// dmc_top
module dmc_top (
    input         clk_i,
    input         rst_n_i,
    input         start_i,
    input         read_i,
    input         write_i,
    input  [31:0] address_i,
    input  [31:0] data_i,
    output [31:0] data_o,
    output        ready_o,
    output        mem_read_o,
    output        mem_write_o,
    output [31:0] mem_address_o,
    output [31:0] mem_data_o,
    input  [31:0] mem_data_i
);
Size: about 4,300 cells after synthesis, about 1,600 flip-flops, ~200 I/O pins, roughly 58,000 µm² of cells after synthesis.
clock: 2.33 ns
lec_check: 0
abc_area: 1
cap_margin: 20
core_margin: 2
core_utilization: 72
cts_cluster_size: 73
place_density: 0.65
setup_slack_margin: -0.13
slew_margin: 20
run.sh (not shown) runs the stock make flow with config.mk's settings and CLKGATE_MAP_FILE=.
The first run finished but failed the layout checks on negative setup slack.
Then changed:
ABC_AREA = not set   (was 1)
CORE_UTILIZATION = 40   (was 72)
CTS_CLUSTER_SIZE = not set   (was 73)
PLACE_DENSITY = not set   (was 0.65)
SETUP_SLACK_MARGIN = not set   (was -0.13)
clock period = 3.13 ns   (was 2.33 ns; I/O delays follow)
What happened:
- The new run reached the layout checks and failed them: negative setup slack
- routed wire length came out lower by 30%
- final cell count came out lower by 13%
- power came out lower by 24%

dmc_top again, from the RTL that the note above started with.
clock: 5.3 ns
lec_check: 0
abc_area: 0
cap_margin: 20
cell_pad_in_sites_detail_placement: 2
cell_pad_in_sites_global_placement: 2
core_aspect_ratio: 0.56
core_margin: 4
core_utilization: 40
cts_cluster_diameter: 268
gpl_timing_driven: 0
max_routing_layer: met5
min_routing_layer: met2
setup_slack_margin: 1.54
slew_margin: 25
tns_end_percent: 90
The starting point finished clean.
Then changed:
ABC_AREA = unset   (was 0)
CELL_PAD_IN_SITES_DETAIL_PLACEMENT = unset   (was 2)
CELL_PAD_IN_SITES_GLOBAL_PLACEMENT = unset   (was 2)
CORE_ASPECT_RATIO = unset   (was 0.56)
CORE_MARGIN = 2   (was 4)
CORE_UTILIZATION = 57   (was 40)
CTS_CLUSTER_DIAMETER = unset   (was 268)
GPL_TIMING_DRIVEN = unset   (was 0)
MAX_ROUTING_LAYER = unset   (was met5)
MIN_ROUTING_LAYER = unset   (was met2)
SETUP_SLACK_MARGIN = 0.71   (was 1.54)
SLEW_MARGIN = 20   (was 25)
TNS_END_PERCENT = unset   (was 90)
clock period = 4.03 ns   (was 5.3 ns; I/O delays follow)
Effect:
- register-to-register slack degrades by 440 ps
- cell count goes down by 15%
- worst setup slack gets worse by 440 ps
Then changed:
CORE_UTILIZATION = 72   (was 57)
CTS_CLUSTER_SIZE = 41   (was unset)
SETUP_SLACK_MARGIN = 0.33   (was 0.71)
clock period = 2.33 ns   (was 4.03 ns; I/O delays follow)
The changed run finished but failed the layout checks on negative setup slack.
Global-route usage climbs by 12 points.
Clock skew climbs by 6.1 ps.
Synthesized cell count is unchanged.
Via count climbs by 9.0%.
Wire length climbs by 10%.
Final cell count drops by 3.5%.
Area after synthesis stays the same.
Core utilization climbs by 19 points.
Then changed:
ABC_AREA = 1   (was unset)
CAP_MARGIN = 10   (was 20)
CORE_ASPECT_RATIO = 0.81   (was unset)
CTS_CLUSTER_DIAMETER = 325   (was unset)
CTS_CLUSTER_SIZE = 20   (was 41)
HOLD_SLACK_MARGIN = 0.05   (was unset)
MIN_ROUTING_LAYER = met1   (was unset)
PLACE_DENSITY_LB_ADDON = 0.02   (was unset)
SETUP_SLACK_MARGIN = 0.31   (was 0.33)
SLEW_MARGIN = 30   (was 20)
TNS_END_PERCENT = 40   (was unset)
After rerunning:
- The changed run finished but failed the layout checks on negative setup slack
- synthesized cell count increases by about 50%
- hold slack is better by 33 ps
- non-clock buffer count increases by 314
- final area increases by about 2.3%

Starting RTL as in the previous note.
## dmc_top
module dmc_top (
    input         clk_i,
    input         rst_n_i,
    input         start_i,
    input         read_i,
    input         write_i,
    input  [31:0] address_i,
    input  [31:0] data_i,
    output [31:0] data_o,
    output        ready_o,
    output        mem_read_o,
    output        mem_write_o,
    output [31:0] mem_address_o,
    output [31:0] mem_data_o,
    input  [31:0] mem_data_i
);
make LEC_CHECK=0 CAP_MARGIN=20 CELL_PAD_IN_SITES_GLOBAL_PLACEMENT=0 CORE_ASPECT_RATIO=1.87 CORE_MARGIN=2 CORE_UTILIZATION=47 PLACE_DENSITY_LB_ADDON=0.3 SETUP_SLACK_MARGIN=0.15 SLEW_MARGIN=20 finish   # period 2.39 ns
The starting point finished but fails on negative setup slack.
Then changed:
- CELL_PAD_IN_SITES_GLOBAL_PLACEMENT: 0 -> unset
- CORE_ASPECT_RATIO: 1.87 -> unset
- CORE_UTILIZATION: 47 -> 66
- PLACE_DENSITY_LB_ADDON: 0.3 -> unset
- SETUP_SLACK_MARGIN: 0.15 -> unset
- clock period: 2.39 -> 4.03 ns (I/O delays scaled with it)
Now the flow completed with no timing, DRC or antenna violations.
Clock power drops by well over a third.
Combinational power drops by well over a third.
Wire length drops by a few percent.
Non-clock buffer count drops by 149.
Flip-flop count does not change.
Design area drops by a few percent.
Clock skew drops by 0.0095 ns.
Power drops by well over a third.
Register-to-register slack gets better by 1.1 ns.
Then changed:
- ABC_AREA: unset -> 1
- CORE_UTILIZATION: 66 -> 72
- CTS_CLUSTER_SIZE: unset -> 73
- PLACE_DENSITY: unset -> 0.65
- SETUP_SLACK_MARGIN: unset -> 0.68
- TNS_END_PERCENT: unset -> 5
- clock period: 4.03 -> 2.33 ns (I/O delays scaled with it)
After rerunning: Now the flow finished with negative setup slack left; die size falls by 6.8%; synthesized area goes up by 1.6%; core utilization climbs by 11 points.

## run A
Starting RTL as in the previous note.
Settings: LEC_CHECK=0, ABC_AREA=1, CAP_MARGIN=20, CELL_PAD_IN_SITES_DETAIL_PLACEMENT=2, CORE_ASPECT_RATIO=0.85, CORE_MARGIN=4, CORE_UTILIZATION=40, CTS_CLUSTER_DIAMETER=140, GPL_TIMING_DRIVEN=0, MAX_ROUTING_LAYER=met4, MIN_ROUTING_LAYER=met2, SLEW_MARGIN=25; clock period 5.3 ns.
Run A: it failed with a tool error in 5_1_grt, so there are no final results.
--- input diff run A..run B ---
==> flow/config.mk <==
export PLATFORM = sky130hd
export DESIGN_NAME = dmc_top
export DESIGN_NICKNAME = dmc_top
export VERILOG_FILES = /design/flow/design.v
export SDC_FILE = /design/flow/constraint.sdc
export NUM_CORES = 4
export LEC_CHECK = 0
export CAP_MARGIN = 20
export CORE_MARGIN = 2
export CORE_UTILIZATION = 16
export SLEW_MARGIN = 20
==> flow/constraint.sdc <==
create_clock -name core_clock -period 4.19 [get_ports {clk_i}]
set_input_delay 0.8380 -clock core_clock [delete_from_list [all_inputs] [get_ports {clk_i}]]
set_output_delay 0.8380 -clock core_clock [all_outputs]
set_load 0.01 [all_outputs]
==> results <==
Run B ended with every stage complete and zero timing, DRC or antenna violations.
Compared with run A, number of placed instances, taps included in run B increased by more than 10%.
Going from run A to run B, yosys cell count now sits lower; yosys stat chip area now sits lower.
For run C, these inputs were changed with respect to run B:
--- a/flow/config.mk
+++ b/flow/config.mk
@@ -10 +10,5 @@
-export CORE_UTILIZATION = 16
+export CORE_UTILIZATION = 72
+export CTS_CLUSTER_SIZE = 29
+export HOLD_SLACK_MARGIN = 0.28
+export PLACE_DENSITY_LB_ADDON = 0.0
+export SETUP_SLACK_MARGIN = -0.27
==> flow/constraint.sdc <==
create_clock -name core_clock -period 2.86 [get_ports {clk_i}]
set_input_delay 0.5720 -clock core_clock [delete_from_list [all_inputs] [get_ports {clk_i}]]
set_output_delay 0.5720 -clock core_clock [all_outputs]
set_load 0.01 [all_outputs]
Findings:
Of run C and run B, run C shows the lower relative contribution of the clock network to total power, with run B above it.
When the final numbers for run C and run B were put side by side, the critical path depth turned out to be smaller in run B.
In run C the implementation completed, yet the final layout does not meet the checks, the culprit being negative setup slack.
Number of buffer and inverter stages on the critical path (higher): run C
As of run C, die area had fallen by more than half compared to run B.
Count of clock buffers in the final design, run C and run B: higher on run B
diff inputs: run C => run D
--- a/flow/config.mk
+++ b/flow/config.mk
@@ -14 +14 @@
-export SETUP_SLACK_MARGIN = -0.27
+export SETUP_SLACK_MARGIN = 0.85
@@ -15,0 +16 @@
+export TNS_END_PERCENT = 5
==> flow/constraint.sdc <==
create_clock -name core_clock -period 2.87 [get_ports {clk_i}]
set_input_delay 0.5740 -clock core_clock [delete_from_list [all_inputs] [get_ports {clk_i}]]
set_output_delay 0.5740 -clock core_clock [all_outputs]
set_load 0.01 [all_outputs]
Results
Final checks on run D, whose flow otherwise completed, came back failing, citing negative setup slack.
Against run C, power in run D rose slightly.
Run D against run C: first-pass GRT wire length up 8100 um, cell-internal power grew by about 1.2%, required time at the endpoint of the critical path went up.
Modified inputs, run E compared to run D
--- a/flow/config.mk
+++ b/flow/config.mk
@@ -11,4 +11,3 @@
-export CTS_CLUSTER_SIZE = 29
-export HOLD_SLACK_MARGIN = 0.28
-export PLACE_DENSITY_LB_ADDON = 0.0
-export SETUP_SLACK_MARGIN = 0.85
+export CTS_CLUSTER_SIZE = 41
+export PLACE_DENSITY = 0.36
+export SETUP_SLACK_MARGIN = 0.68
==> flow/constraint.sdc <==
create_clock -name core_clock -period 2.33 [get_ports {clk_i}]
set_input_delay 0.4660 -clock core_clock [delete_from_list [all_inputs] [get_ports {clk_i}]]
set_output_delay 0.4660 -clock core_clock [all_outputs]
set_load 0.01 [all_outputs]
Notes after the runs:
Run E ran in full, but the layout does not pass; the checks complain about negative setup slack. Run D -> stages 100% | layout checks FAIL | negative setup slack. Summary — number of nets in the final layout, run E relative to run D: higher, by 2.1%. Compared with run D, run E shows total placed cells including tap cells that has gone up slightly. Shortest clock period the worst path allows after layout, run D and run E: smaller value in run D. Setup slack (run E over run D): decrease, 0.60 ns. The critical path capture point comes out cache.cache[2][112] in one run and cache.cache[2][98] in the other, namely in run D and run E respectively. In the reports for run D and run E, the smaller amount of wire on met3 after detailed routing belongs to run D. Per the comparison of run E with run D, worst hold slack went down 0.063 ns; highest clock rate dropped about 1.7%; sequential share of cell area went down; routed wire length grew by 5.9%; fill cell total of the finished layout shows a reduction of 4.3%.
Power is estimated from default activity; no workload was simulated.
